Design LearningMachine, start of the top module:
module LearningMachine(input clk,rst, start, input [6:0] x1Data,x2Data, input [1:0] tData, output[1:0] signYin, output[13:0] w1,w2,b,Yin,output ReadEn, Ready);
Settings: LEC_CHECK=0, ABC_AREA=0, CAP_MARGIN=20, CORE_MARGIN=2, CORE_UTILIZATION=72, CTS_CLUSTER_DIAMETER=215, CTS_CLUSTER_SIZE=32, PLACE_DENSITY_LB_ADDON=0.14, SETUP_SLACK_MARGIN=-0.21, SLEW_MARGIN=20; clock period 7.66 ns.
run.sh (not shown) runs the stock make flow with config.mk's settings and CLKGATE_MAP_FILE=.
The baseline ended with an error in global routing.
Rerun with:
Settings changed: ABC_AREA 0 to unset, CORE_UTILIZATION 72 to 70, CTS_CLUSTER_DIAMETER 215 to unset, PLACE_DENSITY_LB_ADDON 0.14 to unset, SETUP_SLACK_MARGIN -0.21 to unset.
With this change the flow reached the layout checks and failed them: setup timing.
Area after synthesis does not change.
Synthesized cell count stays the same.
Die area came out higher by 2.8%.
Rerun with:
Settings changed: CORE_UTILIZATION 70 to 39, CTS_CLUSTER_SIZE 32 to unset.
Clock period 7.66 ns to 9.33 ns, I/O delays scaled along.
=> Now the flow completed with no timing, DRC or antenna violations; cell area fell by 12%; non-clock buffer count fell by 103; clock-buffer cell count fell by 1; cell count rose by 0.75%; die area rose by 76%.
Rerun with:
Settings changed: ABC_AREA set to 1, CORE_UTILIZATION 39 to 72, CTS_CLUSTER_DIAMETER set to 400, CTS_CLUSTER_SIZE set to 100, PLACE_DENSITY set to 0.4.
Clock period 9.33 ns to 5.49 ns, I/O delays scaled along.
What happened: With this change the flow failed in clock tree synthesis on DPL-0038; area after synthesis climbs by 2.4%; synthesized cell count goes up by 22%; die size shrinks by 44%.
Rerun with:
Settings changed: ABC_AREA 1 to unset, CORE_UTILIZATION 72 to 8, CTS_CLUSTER_DIAMETER 400 to unset, CTS_CLUSTER_SIZE 100 to unset, PLACE_DENSITY 0.4 to unset.
Clock period 5.49 ns to 13.7 ns, I/O delays scaled along.
With this change the flow completed without violations.
Die area went up to 8.4 times its value.
Synthesized area went down by 2.3%.
Synthesized cell count went down by 18%.

== ember ==
Starting RTL as in the previous note.
clock: 9.61 ns
lec_check: 0
cap_margin: 10
core_aspect_ratio: 0.5
core_margin: 6
core_utilization: 55
cts_cluster_diameter: 185
cts_cluster_size: 96
gpl_timing_driven: 1
max_routing_layer: met4
min_routing_layer: met1
place_density: 0.77
slew_margin: 20
tns_end_percent: 20
ember ran to completion and came out clean on the timing, design-rule and antenna checks.
#### Input delta (tundra over ember)
- a change of CORE_UTILIZATION from 55 to 58
- a change of CTS_CLUSTER_DIAMETER from 185 to 26
- a deleted CORE_ASPECT_RATIO that had been 0.5
- a deleted TNS_END_PERCENT that had been 20
- a change of CORE_MARGIN from 6 to 2
- a change of CTS_CLUSTER_SIZE from 96 to 71
- a change of the clock period (ns, I/O delays scaled along) from 9.61 to 6.54
==> comparison <==
- Diff ember -> tundra | number of detailed-route iterations in the first pass | increase of 2
- Area growth from synthesis to final layout: tundra vs ember up 33 points
- Every run in ember and tundra closed cleanly, with the single exception of tundra.
- Note that the final cell count recorded for ember amounts to 0.855 times the value seen in tundra.
- The core of tundra is more densely filled than that of ember.
### tundra -> nickel
- CTS_CLUSTER_SIZE changed from 71 to 13
- ABC_AREA newly set to 1
- CORE_UTILIZATION changed from 58 to 72
- SETUP_SLACK_MARGIN newly set to -0.37
- SLEW_MARGIN changed from 20 to 40
- the clock period (ns, I/O delays scaled along) changed from 6.54 to 5.56
Notes after the runs:
Run status, nickel: aborted in 4_1_cts, error DPL-0038. STATUS run=tundra STAGES=ALL_DONE FINAL_CHECKS=FAILED CAUSE=negative setup slack. In nickel, the number of standard cells after synthesis came out 215 above the value in tundra. Final weighted congestion in routability-driven placement | nickel above tundra. Between tundra and nickel, count of distinct cell types in the synthesized netlist decreased. Compared with tundra, nickel shows a lower height of the die. Note that the horizontal die size recorded for tundra amounts to 1.10 times the value seen in nickel. From nickel to tundra, count of state elements after synthesis did not move at all.
Here is what was changed in the inputs of sierra compared with nickel.
- removing ABC_AREA (formerly 1)
- changing CTS_CLUSTER_SIZE from 13 to 32
- changing SLEW_MARGIN from 40 to 20
- removing SETUP_SLACK_MARGIN (formerly -0.37)
- changing CTS_CLUSTER_DIAMETER from 26 to 51
- removing PLACE_DENSITY (formerly 0.77)
- changing the clock period (ns, I/O delays scaled along) from 5.56 to 7.81
### Flow results
The flow completed for sierra, but it is not clean: the layout still shows negative setup slack. Compared with nickel, in sierra number of synthesized flops with an enable pin closely matched the old numbers; area of the die decreased by 300 sq um relative to the old numbers; fraction of the yosys area taken by sequential cells increased by 0.58 points relative to the old numbers. sierra vs nickel, synthesis area per yosys went down by 210 sq um. Delta (sierra minus nickel): total core area -about 3.6%; synthesized area -210 sq um. Comparing sierra and nickel, the lower simple-gate share of the synthesized area was measured on sierra. Against nickel, sierra comes in about 1.1% lower on die span in x. NOTE: adder-cell share of the synthesized area in sierra exceeds that of nickel. As of sierra, chip height had fallen slightly compared to nickel.
